==> run B <==
==> flow/design.v (excerpt) <==
module ieee754multiplier (
    input logic clk, rst_n,
    input logic [31:0] a_i,
    input logic [31:0] b_i,
    input logic start_i,
    output logic done_o,
    output logic nan_o,
    output logic inifinit_o,
    output logic overflow_o,
    output logic underflow_o,
    output logic [31:0] product_o
);
clock: 9.0 ns
lec_check: 0
cap_margin: 0
core_aspect_ratio: 0.5
core_margin: 7
core_utilization: 50
hold_slack_margin: 0.3
setup_slack_margin: -0.89
slew_margin: 20
tns_end_percent: 15
run.sh (not shown) runs the stock make flow with config.mk's settings and CLKGATE_MAP_FILE=.
==> inputs of run A, as changes to run B <==
Settings changed: CORE_ASPECT_RATIO 0.5 to not set, CORE_MARGIN 7 to 2, CORE_UTILIZATION 50 to 72, HOLD_SLACK_MARGIN 0.3 to not set, SETUP_SLACK_MARGIN -0.89 to not set, TNS_END_PERCENT 15 to not set.
==> flow/constraint.sdc (replaced) <==
create_clock -name core_clock -period 6.22 [get_ports {clk}]
set_input_delay 1.2440 -clock core_clock [delete_from_list [all_inputs] [get_ports {clk}]]
set_output_delay 1.2440 -clock core_clock [all_outputs]
set_load 0.01 [all_outputs]
==> inputs of run X, as changes to run B <==
Settings changed: CAP_MARGIN 0 to 20, CORE_ASPECT_RATIO 0.5 to not set, CORE_MARGIN 7 to 2, CORE_UTILIZATION 50 to 23, HOLD_SLACK_MARGIN 0.3 to not set, SETUP_SLACK_MARGIN -0.89 to not set, TNS_END_PERCENT 15 to not set.
==> flow/constraint.sdc (replaced) <==
create_clock -name core_clock -period 8.35 [get_ports {clk}]
set_input_delay 1.6700 -clock core_clock [delete_from_list [all_inputs] [get_ports {clk}]]
set_output_delay 1.6700 -clock core_clock [all_outputs]
set_load 0.01 [all_outputs]
==> results.txt <==
capturing element of the worst setup path = product_r[21]
register cell area after layout = 3480 sq um
highest signal layer in the routed design = met4
Min-Delay Startpoint = done_o
number of global-route vias before repair = 19100
Final clock-cell share = 2.33%
Core Region = 48700 sq um
result of the run = finished clean
The numbers above come from run B.

==> results.txt <==
highest signal layer in the routed design = met5
Core Region = 107000 sq um
Min-Delay Startpoint = done_o
number of global-route vias before repair = 19900
register cell area after layout = 3480 sq um
result of the run = finished clean
The numbers above come from run X.

==> results.txt <==
result of the run = finished with violations
Blocking Checks = negative setup slack
Setup Viol. Count Final = 33
Final clock-cell share = 1.94%
number of global-route vias before repair = 24600
post-route worst setup slack = -0.914 ns
The numbers above come from run A.


* * *

==> job 3735: inputs <==
==> flow/design.v <==
module ieee754multiplier (
    input logic clk, rst_n,
    input logic [31:0] a_i,
    input logic [31:0] b_i,
    input logic start_i,
    output logic done_o,
    output logic nan_o,
    output logic inifinit_o,
    output logic overflow_o,
    output logic underflow_o,
    output logic [31:0] product_o
);
typedef enum logic[1:0] {
    INITIAL_STATE = 2'b00,
    MULTIPLY_STEP = 2'b01,
    RESULT_VERIFICATION_STEP = 2'b10,
    DONE = 2'b11
} MULTIPLIER_FSM_STATE;
MULTIPLIER_FSM_STATE current_state;
logic [31:0] a_r, b_r;  
logic signal_a, signal_b;
logic [7:0] exponent_a, exponent_b;
logic [23:0] mantissa_a, mantissa_b;  
logic [47:0] mantissa_temp;
logic [9:0] exponent_temp;
logic [31:0] product_r;      
logic [1:0]  exponent_hi_r;  
always_comb begin : MULTIPLIER_COMB_BLOCK
    signal_a = a_r[31];  
    signal_b = b_r[31];  
    exponent_a = a_r[30:23];  
    exponent_b = b_r[30:23];  
    mantissa_a[23] = 1;
    mantissa_a[22:0] = a_r[22:0];   
    mantissa_b[23] = 1;
    mantissa_b[22:0] = b_r[22:0];   
    if (mantissa_a[22-:23] == 0 || mantissa_b[22-:23] == 0) begin  
        mantissa_temp = 0;  
        exponent_temp = 0;  
    end else begin
        mantissa_temp = mantissa_a * mantissa_b;  
        exponent_temp = exponent_a + exponent_b - 127;  
        if (mantissa_temp[47] == 1) begin  
            mantissa_temp = mantissa_temp >> 1;  
            exponent_temp = exponent_temp + 1;  
        end
    end
end
always_ff @(posedge clk, negedge rst_n) begin : MULTIPLIER_FF_BLOCK
    if(!rst_n) begin
        current_state <= INITIAL_STATE;
        a_r <= 32'b0;
        b_r <= 32'b0;
        product_r <= 32'b0;
        exponent_hi_r <= 2'b0;
        done_o <= 1'b0;
        nan_o <= 1'b0;
        inifinit_o <= 1'b0;
        overflow_o <= 1'b0;
        underflow_o <= 1'b0;
        product_o <= 32'b0;
    end else begin
        case (current_state)
            INITIAL_STATE, DONE: begin
                done_o <= 1'b0;
                if (start_i) begin
                    a_r <= a_i;
                    b_r <= b_i;
                    current_state <= MULTIPLY_STEP;
                end else begin
                    current_state <= INITIAL_STATE;
                end
            end
            MULTIPLY_STEP: begin
                product_r[31] <= signal_a ^ signal_b;  
                product_r[30:23] <= exponent_temp[7:0];  
                product_r[22:0] <= mantissa_temp[45:23];  
                exponent_hi_r <= exponent_temp[9:8];
                current_state <= RESULT_VERIFICATION_STEP;
            end
            RESULT_VERIFICATION_STEP: begin
                nan_o <= 1'b0;
                inifinit_o <= 1'b0;
                overflow_o <= 1'b0;
                underflow_o <= 1'b0;
                product_o <= product_r;
                if (product_r[30:23] == 8'hFF && product_r[22:0] != 23'b00) begin
                    nan_o <= 1'b1;
                    product_o <= 32'b00;
                end else if (product_r[30:23] == 8'b11111111 && product_r[22:0] == 23'b0) begin
                    inifinit_o <= 1'b1;
                end else if (exponent_hi_r[0] == 1'b1 || exponent_hi_r[1] == 1'b1) begin
                    overflow_o <= 1'b1;
                    product_o <= 32'h7FFFFFFF;
                end else if (product_r[30:23] == 8'b00000000) begin
                    underflow_o <= 1'b1;
                    product_o <= 32'b00;
                end
                done_o <= 1'b1;
                current_state <= DONE;
            end
        endcase
    end
end
endmodule
==> flow/run.sh <==
#!/bin/bash
# the make line also repeats each setting of config.mk as NAME=value (left out here)
make -C /OpenROAD-flow-scripts/flow DESIGN_CONFIG=/design/flow/config.mk WORK_HOME=/design/flow/orfs CLKGATE_MAP_FILE= finish
==> flow/config.mk <==
export PLATFORM = sky130hd
export DESIGN_NAME = ieee754multiplier
export DESIGN_NICKNAME = ieee754multiplier
export VERILOG_FILES = /design/flow/design.v
export SDC_FILE = /design/flow/constraint.sdc
export NUM_CORES = 4
export LEC_CHECK = 0
export ABC_AREA = 1
export CAP_MARGIN = 5
export CORE_ASPECT_RATIO = 0.5
export CORE_MARGIN = 2
export CORE_UTILIZATION = 72
export CTS_CLUSTER_SIZE = 10
export PLACE_DENSITY = 0.38
export SETUP_SLACK_MARGIN = 1.89
export SLEW_MARGIN = 20
export TNS_END_PERCENT = 10
==> flow/constraint.sdc <==
create_clock -name core_clock -period 6.32 [get_ports {clk}]
set_input_delay 1.2640 -clock core_clock [delete_from_list [all_inputs] [get_ports {clk}]]
set_output_delay 1.2640 -clock core_clock [all_outputs]
set_load 0.01 [all_outputs]
==> inputs of job 5379, as changes to job 3735 <==
==> flow/config.mk (replaced) <==
export PLATFORM = sky130hd
export DESIGN_NAME = ieee754multiplier
export DESIGN_NICKNAME = ieee754multiplier
export VERILOG_FILES = /design/flow/design.v
export SDC_FILE = /design/flow/constraint.sdc
export NUM_CORES = 4
export LEC_CHECK = 0
export CAP_MARGIN = 20
export CORE_ASPECT_RATIO = 0.5
export CORE_MARGIN = 2
export CORE_UTILIZATION = 72
export CTS_CLUSTER_DIAMETER = 154
export CTS_CLUSTER_SIZE = 100
export SLEW_MARGIN = 20
==> flow/constraint.sdc (replaced) <==
create_clock -name core_clock -period 9.0 [get_ports {clk}]
set_input_delay 1.8000 -clock core_clock [delete_from_list [all_inputs] [get_ports {clk}]]
set_output_delay 1.8000 -clock core_clock [all_outputs]
set_load 0.01 [all_outputs]
==> inputs of job 8809, as changes to job 3735 <==
--- a/flow/config.mk
+++ b/flow/config.mk
@@ -8,4 +8,4 @@
 export ABC_AREA = 1
-export CAP_MARGIN = 5
-export CORE_ASPECT_RATIO = 0.5
+export CAP_MARGIN = 15
+export CORE_ASPECT_RATIO = 0.93
 export CORE_MARGIN = 2
@@ -13,5 +13,4 @@
 export CTS_CLUSTER_SIZE = 10
-export PLACE_DENSITY = 0.38
-export SETUP_SLACK_MARGIN = 1.89
+export HOLD_SLACK_MARGIN = -0.09
+export SETUP_SLACK_MARGIN = 1.0
 export SLEW_MARGIN = 20
-export TNS_END_PERCENT = 10
==> flow/constraint.sdc (replaced) <==
create_clock -name core_clock -period 8.2 [get_ports {clk}]
set_input_delay 1.6400 -clock core_clock [delete_from_list [all_inputs] [get_ports {clk}]]
set_output_delay 1.6400 -clock core_clock [all_outputs]
set_load 0.01 [all_outputs]
==> results <==
item	job 3735	job 5379	job 8809
Status	finished with violations	complete, no violations	complete, no violations
Violated checks	negative setup slack	-	-
Detailed-placement wirelength estimate	61.4 mm	52.2 mm	59.7 mm
Number of logic stages on the critical path including buffering	24	23	24
GR Util met1	0.571	0.539	0.553
Register Area	3490 um2	3480 um2	3560 um2
Post-CTS repair timing setup buffer count	21	0	0
Die Span Y	140 um	135 um	189 um
Final-layout clock buffer total	17	19	17
Diodes inserted	1	0	0
Routability Congestion	0.985	0.969	0.980
Hold Path Sink	product_o[18]	done_o	current_state[3]
DP Worst Slack	-0.308 ns	0.838 ns	0.856 ns
Crit path largest cell delay	0.59 ns	0.92 ns	0.70 ns
Number of antenna violations at the first check in global routing	0	0	1
Minimum clock period after layout	6.50 ns	8.32 ns	7.01 ns
Nets at Floorplan	4298	3426	4298

* * *

==> quartz <==
// ieee754multiplier: RTL as listed in full above, without the edits since
clock: 8.62 ns
lec_check: 0
abc_area: 1
cap_margin: 40
cell_pad_in_sites_detail_placement: 2
cell_pad_in_sites_global_placement: 2
core_aspect_ratio: 1.26
core_margin: 10
core_utilization: 32
cts_cluster_diameter: 88
cts_cluster_size: 69
gpl_routability_driven: 0
gpl_timing_driven: 1
max_routing_layer: met4
place_density: 0.48
setup_slack_margin: 1.16
slew_margin: 10
tns_end_percent: 55
==> inputs of maple, as changes to quartz <==
Settings changed: ABC_AREA 1 to unset, CAP_MARGIN 40 to 0, CELL_PAD_IN_SITES_DETAIL_PLACEMENT 2 to unset, CELL_PAD_IN_SITES_GLOBAL_PLACEMENT 2 to unset, CORE_ASPECT_RATIO 1.26 to unset, CORE_MARGIN 10 to 2, CORE_UTILIZATION 32 to 72, CTS_CLUSTER_DIAMETER 88 to unset, CTS_CLUSTER_SIZE 69 to unset, GPL_ROUTABILITY_DRIVEN 0 to unset, GPL_TIMING_DRIVEN 1 to unset, MAX_ROUTING_LAYER met4 to unset, PLACE_DENSITY 0.48 to unset, SETUP_SLACK_MARGIN 1.16 to 1.85, SLEW_MARGIN 10 to 20, TNS_END_PERCENT 55 to 10.
==> flow/constraint.sdc (replaced) <==
create_clock -name core_clock -period 6.22 [get_ports {clk}]
set_input_delay 1.2440 -clock core_clock [delete_from_list [all_inputs] [get_ports {clk}]]
set_output_delay 1.2440 -clock core_clock [all_outputs]
set_load 0.01 [all_outputs]
==> inputs of sierra, as changes to quartz <==
Settings changed: CAP_MARGIN 40 to 20, CELL_PAD_IN_SITES_DETAIL_PLACEMENT 2 to unset, CELL_PAD_IN_SITES_GLOBAL_PLACEMENT 2 to unset, CORE_ASPECT_RATIO 1.26 to unset, CORE_MARGIN 10 to 2, CORE_UTILIZATION 32 to 72, CTS_CLUSTER_DIAMETER 88 to unset, CTS_CLUSTER_SIZE 69 to unset, GPL_ROUTABILITY_DRIVEN 0 to unset, GPL_TIMING_DRIVEN 1 to unset, MAX_ROUTING_LAYER met4 to unset, PLACE_DENSITY 0.48 to unset, SETUP_SLACK_MARGIN 1.16 to 0.44, SLEW_MARGIN 10 to 20, TNS_END_PERCENT 55 to 5.
==> flow/constraint.sdc (replaced) <==
create_clock -name core_clock -period 5.04 [get_ports {clk}]
set_input_delay 1.0080 -clock core_clock [delete_from_list [all_inputs] [get_ports {clk}]]
set_output_delay 1.0080 -clock core_clock [all_outputs]
set_load 0.01 [all_outputs]
==> inputs of yarrow, as changes to quartz <==
Settings changed: ABC_AREA 1 to unset, CAP_MARGIN 40 to 20, CELL_PAD_IN_SITES_DETAIL_PLACEMENT 2 to unset, CELL_PAD_IN_SITES_GLOBAL_PLACEMENT 2 to unset, CORE_ASPECT_RATIO 1.26 to 0.5, CORE_MARGIN 10 to 2, CORE_UTILIZATION 32 to 50, CTS_CLUSTER_DIAMETER 88 to unset, CTS_CLUSTER_SIZE 69 to unset, GPL_ROUTABILITY_DRIVEN 0 to unset, GPL_TIMING_DRIVEN 1 to unset, MAX_ROUTING_LAYER met4 to unset, PLACE_DENSITY 0.48 to unset, SETUP_SLACK_MARGIN 1.16 to unset, SLEW_MARGIN 10 to 20, TNS_END_PERCENT 55 to unset.
==> flow/constraint.sdc (replaced) <==
create_clock -name core_clock -period 9.0 [get_ports {clk}]
set_input_delay 1.8000 -clock core_clock [delete_from_list [all_inputs] [get_ports {clk}]]
set_output_delay 1.8000 -clock core_clock [all_outputs]
set_load 0.01 [all_outputs]
==> flow_metrics.py <==
# Auto-generated metrics
metrics = {
    "layout": {
        "fin_area_um2": 29660,
        "logic_area_um2": 18630,
        "ff_count": 139,
    },
    "routing": {
        "diodes": 0,
    },
    "run": {
        "maxCapViolCount": 0,
    },
    "floorplanning": {
        "die_w_um": 276.4,
        "dieArea_um2": 94850,
    },
    "run_status": {
        "status": "no timing/DRC/antenna violations",
    },
    "synthesis": {
        "topCellsByArea": "fa_1, nand2_1, inv_1",
    },
    "timing": {
        "skew_ns": 0.02139,
    },
}
the above is filed under quartz

==> flow_metrics.py <==
# Flow results
metrics = {
    "place": {
        "detailed_place.area_um2": 30320,
        "place.gp.congestion": 0.9998,
    },
    "synthesis": {
        "synthTopLogicFamily": "adder cells",
        "topCellsByArea": "fa_1, nand2_1, inv_1",
        "ys_area_um2": 26510,
        "syn-cell-area_um2": 26510,
        "syn_nets": 4298,
        "avgSynthCellArea_um2": 7.439,
    },
    "floorplanning": {
        "die_w_um": 195.9,
        "initial_core_util_pct": 72.77,
        "dieArea_um2": 38380,
    },
    "clock_network": {
        "cts_setup_buffers": 15,
        "cts_hold_buf": 0,
    },
    "run_status": {
        "haltStage": "global routing",
        "status": "did not finish",
    },
}
the above is filed under sierra

==> flow_metrics.py <==
# Auto-generated metrics
metrics = {
    "run_status": {
        "so_faults": "setup timing",
        "status": "complete, but fails checks",
    },
    "timing": {
        "setup_viol": 33,
        "skew_ns": 0.01754,
        "layout_setup_ws_ns": -0.9140,
    },
    "synthesis": {
        "topCellsByArea": "fa_1, dfrtp_1, inv_1",
    },
    "layout": {
        "fin_area_um2": 29750,
        "ff_count": 139,
        "logic_area_um2": 18800,
    },
    "min_path": {
        "hp-class": "reg2reg",
    },
    "routing": {
        "diodes": 1,
    },
    "floorplanning": {
        "die_w_um": 189.5,
    },
    "run": {
        "maxCapViolCount": 0,
    },
}
the above is filed under maple

==> flow_metrics.py <==
# Auto-generated metrics
metrics = {
    "floorplanning": {
        "dieArea_um2": 51440,
    },
    "layout": {
        "logic_area_um2": 18260,
        "ff_count": 139,
    },
    "run": {
        "maxCapViolCount": 0,
    },
    "run_status": {
        "status": "no timing/DRC/antenna violations",
    },
    "synthesis": {
        "topCellsByArea": "fa_1, dfrtp_1, inv_1",
    },
}
the above is filed under yarrow


* * *

==> inputs of v16 <==
// ieee754multiplier: RTL as listed in full above, without the edits since
export LEC_CHECK = 0
export CAP_MARGIN = 20
export CELL_PAD_IN_SITES_DETAIL_PLACEMENT = 2
export CELL_PAD_IN_SITES_GLOBAL_PLACEMENT = 3
export CORE_MARGIN = 2
export CORE_UTILIZATION = 50
export CTS_CLUSTER_DIAMETER = 92
export CTS_CLUSTER_SIZE = 77
export GPL_ROUTABILITY_DRIVEN = 1
export GPL_TIMING_DRIVEN = 0
export SLEW_MARGIN = 20
create_clock -name core_clock -period 12.3 [get_ports {clk}]
==> inputs of v9, as changes to v16 <==
==> flow/config.mk (replaced) <==
export PLATFORM = sky130hd
export DESIGN_NAME = ieee754multiplier
export DESIGN_NICKNAME = ieee754multiplier
export VERILOG_FILES = /design/flow/design.v
export SDC_FILE = /design/flow/constraint.sdc
export NUM_CORES = 4
export LEC_CHECK = 0
export ABC_AREA = 1
export CAP_MARGIN = 20
export CORE_MARGIN = 2
export CORE_UTILIZATION = 72
export CTS_CLUSTER_DIAMETER = 363
export CTS_CLUSTER_SIZE = 95
export SETUP_SLACK_MARGIN = -0.13
export SLEW_MARGIN = 20
==> flow/constraint.sdc (replaced) <==
create_clock -name core_clock -period 3.48 [get_ports {clk}]
set_input_delay 0.6960 -clock core_clock [delete_from_list [all_inputs] [get_ports {clk}]]
set_output_delay 0.6960 -clock core_clock [all_outputs]
set_load 0.01 [all_outputs]
==> inputs of v29, as changes to v16 <==
==> flow/config.mk (replaced) <==
export PLATFORM = sky130hd
export DESIGN_NAME = ieee754multiplier
export DESIGN_NICKNAME = ieee754multiplier
export VERILOG_FILES = /design/flow/design.v
export SDC_FILE = /design/flow/constraint.sdc
export NUM_CORES = 4
export LEC_CHECK = 0
export ABC_AREA = 1
export CAP_MARGIN = 15
export CORE_MARGIN = 2
export CORE_UTILIZATION = 72
export CTS_CLUSTER_SIZE = 10
export SETUP_SLACK_MARGIN = 0.58
export SLEW_MARGIN = 20
==> flow/constraint.sdc (replaced) <==
create_clock -name core_clock -period 8.2 [get_ports {clk}]
set_input_delay 1.6400 -clock core_clock [delete_from_list [all_inputs] [get_ports {clk}]]
set_output_delay 1.6400 -clock core_clock [all_outputs]
set_load 0.01 [all_outputs]
==> comparison table <==
Number of buffers added by the clock tree synthesis step: v16 -; v29 17; v9 17
Std-Cell Rows: v16 81; v29 70; v9 70
Placeable Area: v16 49000 µm²; v29 36400 µm²; v9 36400 µm²
Syn Nets: v16 3426; v29 4298; v9 4298
XORs/XNORs by Area: v16 0.0134; v29 0.00396; v9 0.00396
DP Wirelength: v16 -; v29 59900 µm; v9 70900 µm
H-tree depth reported by CTS: v16 -; v29 4; v9 4
Number of gates resized after CTS: v16 -; v29 0; v9 126
Share of synthesized area spent on multiplexers: v16 0.0356; v29 0; v9 0
Root Buffer Master: v16 -; v29 clkbuf_16; v9 clkbuf_16
Buffers inserted by post-CTS timing repair: v16 -; v29 0; v9 17
Netlist cell types: v16 66; v29 41; v9 41
Synth Cell Area: v16 24800 µm²; v29 26500 µm²; v9 26500 µm²
Die outline area: v16 51300 µm²; v29 38400 µm²; v9 38400 µm²
Post-synthesis share of cell area spent on full adders, half adders and majority gates: v16 0.483; v29 0.451; v9 0.451
Inst Count DP: v16 -; v29 4009; v9 4318
Cts hold-fix bufs: v16 -; v29 0; v9 0
Yosys aoi share: v16 0.0526; v29 0.0339; v9 0.0339
Number of standard cells after synthesis: v16 2692; v29 3564; v9 3564
Most repeated cell in the gate-level netlist after synthesis: v16 inv_1; v29 nand2_1; v9 nand2_1
Minimum setup slack after placement: v16 -; v29 0.744 ns; v9 -3.19 ns
Outcome: v16 did not finish; v29 no timing/DRC/antenna violations; v9 did not finish
Last stage reached: v16 global placement (3_3_place_gp); v29 -; v9 global routing (5_1_grt)
Maximum clock insertion buffer count: v16 -; v29 2; v9 2
Port buffer count: v16 -; v29 103; v9 103
Fraction of synthesized cell area taken by the top area cell type: v16 0.390; v29 0.364; v9 0.364
Die Span X: v16 227 µm; v29 196 µm; v9 196 µm
